Design syntropy_core, start of the top module:
module syntropy_core #(
    parameter DATA_WIDTH = 16,
    parameter ADDR_WIDTH = 8,
    parameter THRESHOLD_DEFAULT = 16'hE666,   
    parameter LEARNING_RATE = 16'h0019,      
    parameter MAX_ITERATIONS = 8'd10
)(
    input wire clk,
    input wire rst_n,
    input wire [DATA_WIDTH-1:0] voltage_drift,     
    input wire [DATA_WIDTH-1:0] packet_loss,       
    input wire [DATA_WIDTH-1:0] temp_variance,     
    input wire [DATA_WIDTH-1:0] phase_jitter,      
    input wire [DATA_WIDTH-1:0] threshold,         
    input wire enable_learning,                    
    input wire mesh_broadcast_en,                  
    output reg stable,                             
    output reg [DATA_WIDTH-1:0] flux_value,        
    output reg [DATA_WIDTH-1:0] correction_vector,  
    output reg [DATA_WIDTH-1:0] optimized_params,  
    output reg learning_active,                    
    output reg mesh_broadcast_req,                 
    input wire [DATA_WIDTH-1:0] mesh_flux_in,      
    input wire [DATA_WIDTH-1:0] mesh_correction_in,  
    input wire mesh_valid_in,                      
    output reg [DATA_WIDTH-1:0] mesh_flux_out,     
    output reg [DATA_WIDTH-1:0] mesh_correction_out,  
    output reg mesh_valid_out,                     
    output reg [7:0] iteration_count,              
    output reg [3:0] state,                        
    output reg error_flag                          
);
clock: 7.63 ns
lec_check: 0
abc_area: 1
cap_margin: 10
cell_pad_in_sites_detail_placement: 2
cell_pad_in_sites_global_placement: 1
core_margin: 2
core_utilization: 40
gpl_timing_driven: 0
hold_slack_margin: -0.02
min_routing_layer: met1
place_density_lb_addon: 0.25
setup_slack_margin: 1.24
slew_margin: 25
run.sh (not shown) runs the stock make flow with config.mk's settings and CLKGATE_MAP_FILE=.
The first run ended with an error in 4_1_cts (DPL-0033).
Edit:
- ABC_AREA: 1 -> default
- CAP_MARGIN: 10 -> 40
- CELL_PAD_IN_SITES_DETAIL_PLACEMENT: 2 -> 1
- CELL_PAD_IN_SITES_GLOBAL_PLACEMENT: 1 -> default
- GPL_TIMING_DRIVEN: 0 -> default
- MIN_ROUTING_LAYER: met1 -> default
- PLACE_DENSITY_LB_ADDON: 0.25 -> default
- SETUP_SLACK_MARGIN: 1.24 -> default
- SLEW_MARGIN: 25 -> 20
- clock period: 7.63 -> 13.0 ns (I/O delays scaled with it)
The changed run passed the timing, design-rule and antenna checks.
Area after synthesis shrinks by a few percent.
Synthesized cell count shrinks by about a fifth.
Die size shrinks by a few percent.
Edit:
- CAP_MARGIN: 40 -> 20
- CELL_PAD_IN_SITES_DETAIL_PLACEMENT: 1 -> default
- CORE_UTILIZATION: 40 -> 66
- HOLD_SLACK_MARGIN: -0.02 -> default
- MAX_ROUTING_LAYER: default -> met4
- clock period: 13.0 -> 10.5 ns (I/O delays scaled with it)
After rerunning: This time the run completed and failed the layout checks on negative setup slack. Hold slack hardly moves. Final cell count grows by about 0.5%. Wire length rises by about 6.5%. Core utilization climbs by 41 points. Synthesized area is unchanged.
Edit:
- CORE_UTILIZATION: 66 -> 71
- MAX_ROUTING_LAYER: met4 -> default
- SETUP_SLACK_MARGIN: default -> 2.91
Result: The changed run aborted during 5_1_grt; synthesized area stays the same; die area drops by a few percent; synthesized cell count does not change.

========
## the previous run
The RTL this note starts from:
==> flow/design.v <==
`timescale 1ns / 1ps
module syntropy_core #(
    parameter DATA_WIDTH = 16,
    parameter ADDR_WIDTH = 8,
    parameter THRESHOLD_DEFAULT = 16'hE666,   
    parameter LEARNING_RATE = 16'h0019,      
    parameter MAX_ITERATIONS = 8'd10
)(
    input wire clk,
    input wire rst_n,
    input wire [DATA_WIDTH-1:0] voltage_drift,     
    input wire [DATA_WIDTH-1:0] packet_loss,       
    input wire [DATA_WIDTH-1:0] temp_variance,     
    input wire [DATA_WIDTH-1:0] phase_jitter,      
    input wire [DATA_WIDTH-1:0] threshold,         
    input wire enable_learning,                    
    input wire mesh_broadcast_en,                  
    output reg stable,                             
    output reg [DATA_WIDTH-1:0] flux_value,        
    output reg [DATA_WIDTH-1:0] correction_vector,  
    output reg [DATA_WIDTH-1:0] optimized_params,  
    output reg learning_active,                    
    output reg mesh_broadcast_req,                 
    input wire [DATA_WIDTH-1:0] mesh_flux_in,      
    input wire [DATA_WIDTH-1:0] mesh_correction_in,  
    input wire mesh_valid_in,                      
    output reg [DATA_WIDTH-1:0] mesh_flux_out,     
    output reg [DATA_WIDTH-1:0] mesh_correction_out,  
    output reg mesh_valid_out,                     
    output reg [7:0] iteration_count,              
    output reg [3:0] state,                        
    output reg error_flag                          
);
    localparam IDLE = 4'd0;
    localparam EVALUATE = 4'd1;
    localparam LEARN = 4'd2;
    localparam CORRECT = 4'd3;
    localparam BROADCAST = 4'd4;
    localparam ERROR = 4'd5;
    reg [DATA_WIDTH-1:0] flux_reg;
    reg [DATA_WIDTH-1:0] threshold_reg;
    reg [DATA_WIDTH-1:0] metrics [0:3];   
    reg [DATA_WIDTH-1:0] gradients [0:3];  
    reg [DATA_WIDTH-1:0] params [0:3];    
    reg [7:0] iter_count;
    reg [3:0] current_state;
    reg learning_en;
    reg mesh_en;
    wire [DATA_WIDTH-1:0] flux_calc;
    wire signed [22:0] gradient_calc [0:3];
    wire signed [31:0] scaled_step [0:3];
    wire [DATA_WIDTH-1:0] param_update [0:3];
    wire signed [17:0] flux_error;
    localparam signed [31:0] LEARNING_RATE_S = LEARNING_RATE;
    wire overflow_flag;
    assign flux_calc = 16'h0100 - (voltage_drift + packet_loss + 
                                   (temp_variance >> 8) + phase_jitter);
    assign flux_error = $signed({2'b00, threshold_reg}) - $signed({2'b00, flux_reg});
    assign gradient_calc[0] = -2 * flux_error;  
    assign gradient_calc[1] = -2 * flux_error;  
    assign gradient_calc[2] = (-2 * flux_error) >>> 8;  
    assign gradient_calc[3] = -2 * flux_error;  
    assign scaled_step[0] = (LEARNING_RATE_S * gradient_calc[0]) >>> 8;
    assign scaled_step[1] = (LEARNING_RATE_S * gradient_calc[1]) >>> 8;
    assign scaled_step[2] = (LEARNING_RATE_S * gradient_calc[2]) >>> 8;
    assign scaled_step[3] = (LEARNING_RATE_S * gradient_calc[3]) >>> 8;
    assign param_update[0] = params[0] - scaled_step[0][DATA_WIDTH-1:0];
    assign param_update[1] = params[1] - scaled_step[1][DATA_WIDTH-1:0];
    assign param_update[2] = params[2] - scaled_step[2][DATA_WIDTH-1:0];
    assign param_update[3] = params[3] - scaled_step[3][DATA_WIDTH-1:0];
    assign overflow_flag = (flux_calc[15] == 1'b1) || 
                          (param_update[0][15] == 1'b1) ||
                          (param_update[1][15] == 1'b1) ||
                          (param_update[2][15] == 1'b1) ||
                          (param_update[3][15] == 1'b1);
    always @(posedge clk or negedge rst_n) begin
        if (!rst_n) begin
            stable <= 1'b0;
            flux_value <= 16'h0000;
            correction_vector <= 16'h0000;
            optimized_params <= 16'h0000;
            learning_active <= 1'b0;
            mesh_broadcast_req <= 1'b0;
            mesh_flux_out <= 16'h0000;
            mesh_correction_out <= 16'h0000;
            mesh_valid_out <= 1'b0;
            iteration_count <= 8'd0;
            state <= IDLE;
            error_flag <= 1'b0;
            params[0] <= 16'h0000;  
            params[1] <= 16'h0000;  
            params[2] <= 16'h0000;  
            params[3] <= 16'h0000;  
            threshold_reg <= THRESHOLD_DEFAULT;
            flux_reg <= 16'h0000;
            current_state <= IDLE;
            learning_en <= 1'b0;
            mesh_en <= 1'b0;
            iter_count <= 8'd0;
        end else begin
            threshold_reg <= threshold;
            learning_en <= enable_learning;
            mesh_en <= mesh_broadcast_en;
            metrics[0] <= voltage_drift;
            metrics[1] <= packet_loss;
            metrics[2] <= temp_variance;
            metrics[3] <= phase_jitter;
            case (current_state)
                IDLE: begin
                    stable <= 1'b0;
                    learning_active <= 1'b0;
                    mesh_broadcast_req <= 1'b0;
                    mesh_valid_out <= 1'b0;
                    error_flag <= 1'b0;
                    iter_count <= 8'd0;
                    if (overflow_flag) begin
                        current_state <= ERROR;
                    end else begin
                        current_state <= EVALUATE;
                    end
                end
                EVALUATE: begin
                    flux_reg <= flux_calc;
                    flux_value <= flux_calc;
                    if (flux_calc >= threshold_reg) begin
                        stable <= 1'b1;
                        correction_vector <= 16'h0000;
                        current_state <= IDLE;
                    end else begin
                        stable <= 1'b0;
                        correction_vector <= threshold_reg - flux_calc;
                        if (learning_en) begin
                            current_state <= LEARN;
                        end else begin
                            current_state <= CORRECT;
                        end
                    end
                end
                LEARN: begin
                    learning_active <= 1'b1;
                    if (iter_count < MAX_ITERATIONS) begin
                        gradients[0] <= gradient_calc[0];
                        gradients[1] <= gradient_calc[1];
                        gradients[2] <= gradient_calc[2];
                        gradients[3] <= gradient_calc[3];
                        params[0] <= param_update[0];
                        params[1] <= param_update[1];
                        params[2] <= param_update[2];
                        params[3] <= param_update[3];
                        iter_count <= iter_count + 1;
                        iteration_count <= iter_count + 1;
                        flux_reg <= 16'h0100 - (param_update[0] + param_update[1] + 
                                               (param_update[2] >> 8) + param_update[3]);
                    end else begin
                        learning_active <= 1'b0;
                        optimized_params <= params[0] + params[1] + params[2] + params[3];
                        current_state <= CORRECT;
                    end
                end
                CORRECT: begin
                    if (mesh_en && mesh_valid_in) begin
                        correction_vector <= mesh_correction_in;
                    end
                    current_state <= BROADCAST;
                end
                BROADCAST: begin
                    mesh_flux_out <= flux_reg;
                    mesh_correction_out <= correction_vector;
                    mesh_valid_out <= 1'b1;
                    mesh_broadcast_req <= 1'b1;
                    current_state <= IDLE;
                end
                ERROR: begin
                    error_flag <= 1'b1;
                    stable <= 1'b0;
                    learning_active <= 1'b0;
                    mesh_broadcast_req <= 1'b0;
                    mesh_valid_out <= 1'b0;
                end
                default: begin
                    current_state <= IDLE;
                end
            endcase
            state <= current_state;
        end
    end
    always @(posedge clk) begin
        if (mesh_valid_in && mesh_en) begin
        end
    end
endmodule
clock: 11.4 ns
lec_check: 0
cap_margin: 20
core_margin: 2
core_utilization: 72
cts_cluster_size: 37
hold_slack_margin: 0.29
place_density: 0.65
setup_slack_margin: 2.98
slew_margin: 20
The previous run: GRT-0232 in global routing (5_1_grt) -> run aborted
--- input diff the previous run..the current run ---
diff --git a/flow/config.mk b/flow/config.mk
--- a/flow/config.mk
+++ b/flow/config.mk
@@ -8,8 +8,6 @@
 export CAP_MARGIN = 20
 export CORE_MARGIN = 2
-export CORE_UTILIZATION = 72
+export CORE_UTILIZATION = 67
 export CTS_CLUSTER_SIZE = 37
-export HOLD_SLACK_MARGIN = 0.29
-export PLACE_DENSITY = 0.65
-export SETUP_SLACK_MARGIN = 2.98
+export MAX_ROUTING_LAYER = met4
 export SLEW_MARGIN = 20
==> flow/constraint.sdc <==
create_clock -name core_clock -period 6.87 [get_ports {clk}]
set_input_delay 1.3740 -clock core_clock [delete_from_list [all_inputs] [get_ports {clk}]]
set_output_delay 1.3740 -clock core_clock [all_outputs]
set_load 0.01 [all_outputs]
[summary]
Final weighted congestion in routability-driven placement ends up higher on the current run. The previous run -> the current run: gate count of the mapped netlist delta 0, exact match. Diff the current run..the previous run | post-synthesis share of cell area spent on full adders, half adders and majority gates | unchanged. Flow for the current run halted at clock tree synthesis (4_1_cts), error code DPL-0033. Between the previous run and the current run, vertical die dimension is lower for the previous run, the current run comes in above that. Summary of the current run over the previous run: fraction of the core area occupied by cells at floorplan down 4.9 points; cell row count higher; width of the die has increased. From the previous run to the current run the numbers moved as follows: yosys-reported design area after synthesis roughly the same; multiplexer share of the synthesized area roughly the same. Post-placement cell area was lower in the run labelled the previous run. For chip area, dividing the value from the previous run by the value from the current run gives 0.932.
